==> juniper <==
## Runner2048
module Runner2048 (board_clk, VGA_R, VGA_G, VGA_B, hsync, vsync, clk, blank_n, rst, inputnums);
make LEC_CHECK=0 CAP_MARGIN=20 CORE_MARGIN=2 CORE_UTILIZATION=70 CTS_CLUSTER_SIZE=19 SLEW_MARGIN=20 finish   # period 4.17 ns
run.sh (not shown) runs the stock make flow with config.mk's settings and CLKGATE_MAP_FILE=.
==> lagoon (differences from juniper) <==
--- a/flow/config.mk
+++ b/flow/config.mk
@@ -9,4 +9,3 @@
 export CORE_MARGIN = 2
-export CORE_UTILIZATION = 70
-export CTS_CLUSTER_SIZE = 19
+export CORE_UTILIZATION = 40
 export SLEW_MARGIN = 20
==> flow/constraint.sdc (replaced) <==
create_clock -name core_clock -period 7.3 [get_ports {board_clk}]
set_input_delay 1.4600 -clock core_clock [delete_from_list [all_inputs] [get_ports {board_clk}]]
set_output_delay 1.4600 -clock core_clock [all_outputs]
set_load 0.01 [all_outputs]
==> reports/qor.csv <==
stage,metric,value,unit
placement,place_ws,-0.358,ns
floorplan,initCoreUtil,70.8,%
global_routing,grt_use_met1,75.5,%
floorplan,die_x,254,µm
clock_tree,cts_buffers,51,
floorplan,die_area,0.0646,mm²
floorplan,rows,91,
global_routing,gr-total-overflow,38,
floorplan,die_h,254,µm
run_status,haltStage,global routing,
placement,place_congestion,1.21,
run_status,firstError,[ERROR GRT-0232] Routing congestion too high. Check the congestion heatmap in the GUI.,
clock_tree,cts_resized,236,
global_routing,met2_usage,89.6,%
run_status,outcome,aborted with a tool error,
Source of the figures above: juniper

==> reports/qor.csv <==
stage,metric,value,unit
run_status,outcome,timing/DRC/antenna clean,
floorplan,rows,121,
global_routing,gr-total-overflow,0,
clock_tree,cts_buffers,59,
floorplan,die_area,0.112,mm²
floorplan,die_x,335,µm
final_timing,finalClockSkew,0.0236,ns
floorplan,die_h,335,µm
setup_path,path_cells,ha_1 > fa_1 > a211oi_1 > o211ai_1 > a41oi_1 > xnor2_1 > or3_1 > o31ai_1 > and3_1 > nand3_1 > or3b_1 > a211oi_2 > mux2_2,
floorplan,initCoreUtil,40.3,%
global_routing,met2_usage,49.5,%
route,vias,44200,
setup_path,cp_data_required_time,7.87,ns
placement,place_ws,1.31,ns
placement,place_congestion,1.04,
cells_and_area,area_growth,8.74,%
clock_tree,cts_resized,0,
Source of the figures above: lagoon


---

==> v11: inputs <==
Runner2048 again, from the RTL that the note above started with.
==> flow/config.mk <==
export PLATFORM = sky130hd
export DESIGN_NAME = Runner2048
export DESIGN_NICKNAME = Runner2048
export VERILOG_FILES = /design/flow/design.v
export SDC_FILE = /design/flow/constraint.sdc
export NUM_CORES = 4
export LEC_CHECK = 0
export ABC_AREA = 1
export CAP_MARGIN = 5
export CORE_MARGIN = 2
export CORE_UTILIZATION = 72
export CTS_CLUSTER_DIAMETER = 27
export CTS_CLUSTER_SIZE = 80
export PLACE_DENSITY_LB_ADDON = 0.2
export SETUP_SLACK_MARGIN = 1.6
export SLEW_MARGIN = 20
==> flow/constraint.sdc <==
create_clock -name core_clock -period 6.34 [get_ports {board_clk}]
set_input_delay 1.2680 -clock core_clock [delete_from_list [all_inputs] [get_ports {board_clk}]]
set_output_delay 1.2680 -clock core_clock [all_outputs]
set_load 0.01 [all_outputs]
==> v28: changes against v11 <==
- CAP_MARGIN: 5 -> 20
- CORE_UTILIZATION: 72 -> 66
- CTS_CLUSTER_DIAMETER: 27 -> 256
- CTS_CLUSTER_SIZE: 80 -> not set
- PLACE_DENSITY_LB_ADDON: 0.2 -> not set
- SETUP_SLACK_MARGIN: 1.6 -> not set
==> flow/constraint.sdc (replaced) <==
create_clock -name core_clock -period 4.22 [get_ports {board_clk}]
set_input_delay 0.8440 -clock core_clock [delete_from_list [all_inputs] [get_ports {board_clk}]]
set_output_delay 0.8440 -clock core_clock [all_outputs]
set_load 0.01 [all_outputs]
==> v16: changes against v11 <==
- ABC_AREA: 1 -> not set
- CAP_MARGIN: 5 -> 20
- CTS_CLUSTER_DIAMETER: 27 -> not set
- CTS_CLUSTER_SIZE: 80 -> not set
- PLACE_DENSITY: not set -> 0.95
- PLACE_DENSITY_LB_ADDON: 0.2 -> not set
- SETUP_SLACK_MARGIN: 1.6 -> -0.31
- SLEW_MARGIN: 20 -> 40
==> flow/constraint.sdc (replaced) <==
create_clock -name core_clock -period 4.49 [get_ports {board_clk}]
set_input_delay 0.8980 -clock core_clock [delete_from_list [all_inputs] [get_ports {board_clk}]]
set_output_delay 0.8980 -clock core_clock [all_outputs]
set_load 0.01 [all_outputs]
==> v38: changes against v11 <==
- ABC_AREA: 1 -> not set
- CAP_MARGIN: 5 -> 20
- CORE_UTILIZATION: 72 -> 40
- CTS_CLUSTER_DIAMETER: 27 -> not set
- CTS_CLUSTER_SIZE: 80 -> not set
- PLACE_DENSITY_LB_ADDON: 0.2 -> not set
- SETUP_SLACK_MARGIN: 1.6 -> -0.66
==> flow/constraint.sdc (replaced) <==
create_clock -name core_clock -period 7.3 [get_ports {board_clk}]
set_input_delay 1.4600 -clock core_clock [delete_from_list [all_inputs] [get_ports {board_clk}]]
set_output_delay 1.4600 -clock core_clock [all_outputs]
set_load 0.01 [all_outputs]
==> summary of the runs <==
- Via count: v11 is higher than v28 (about 1.2%).
- Register-to-register slack: v11 is better than v38 (200 ps).
- Setup slack, highest first: v11, v38, v28.
- v28 completed, yet does not pass: setup timing. v38 completed without violations. v11 completed with no timing, DRC or antenna violations. v16 ended with an error in 5_1_grt with GRT-0116.
- The lowest clock skew belongs to v28, the highest to v11.
==> figures <==
| quantity | v11 | v38 | v28 | v16 |
|---|---|---|---|---|
| Result of the run | timing/DRC/antenna clean | timing/DRC/antenna clean | failed layout checks | did not finish |
| Last stage reached | - | - | - | 5_1_grt |
| Reasons for failing layout checks | - | - | setup timing | - |
| Number of setup buffers added after CTS | 0 | 0 | 0 | 4 |
| Distinct cell type count of the synthesized netlist | 77 | 103 | 77 | 103 |
| Termination of the worst setup path | G | vert3[2][5] | row3[0][8] | - |
| Number of cell instances after yosys synthesis | 6964 | 5127 | 6964 | 5127 |
| Overall die height | 255 µm | 335 µm | 266 µm | 251 µm |
| Crit path top cell by count | sky130_fd_sc_hd__nand3_1 | - | sky130_fd_sc_hd__nand2_1 | - |
| Worst path arrival time | 5720 ps | 6880 ps | 4760 ps | - |
| Placer Congestion | 1.18 | 1.04 | 1.18 | 1.27 |
| Endpoint required time on the critical path | 6910 ps | 7870 ps | 4730 ps | - |
| Seq share, synth | 0.250 | 0.259 | 0.250 | 0.259 |
| X dimension of the die | 255 µm | 335 µm | 266 µm | 251 µm |
| Average size of a mapped cell | 6.51 µm² | 8.54 µm² | 6.51 µm² | 8.54 µm² |
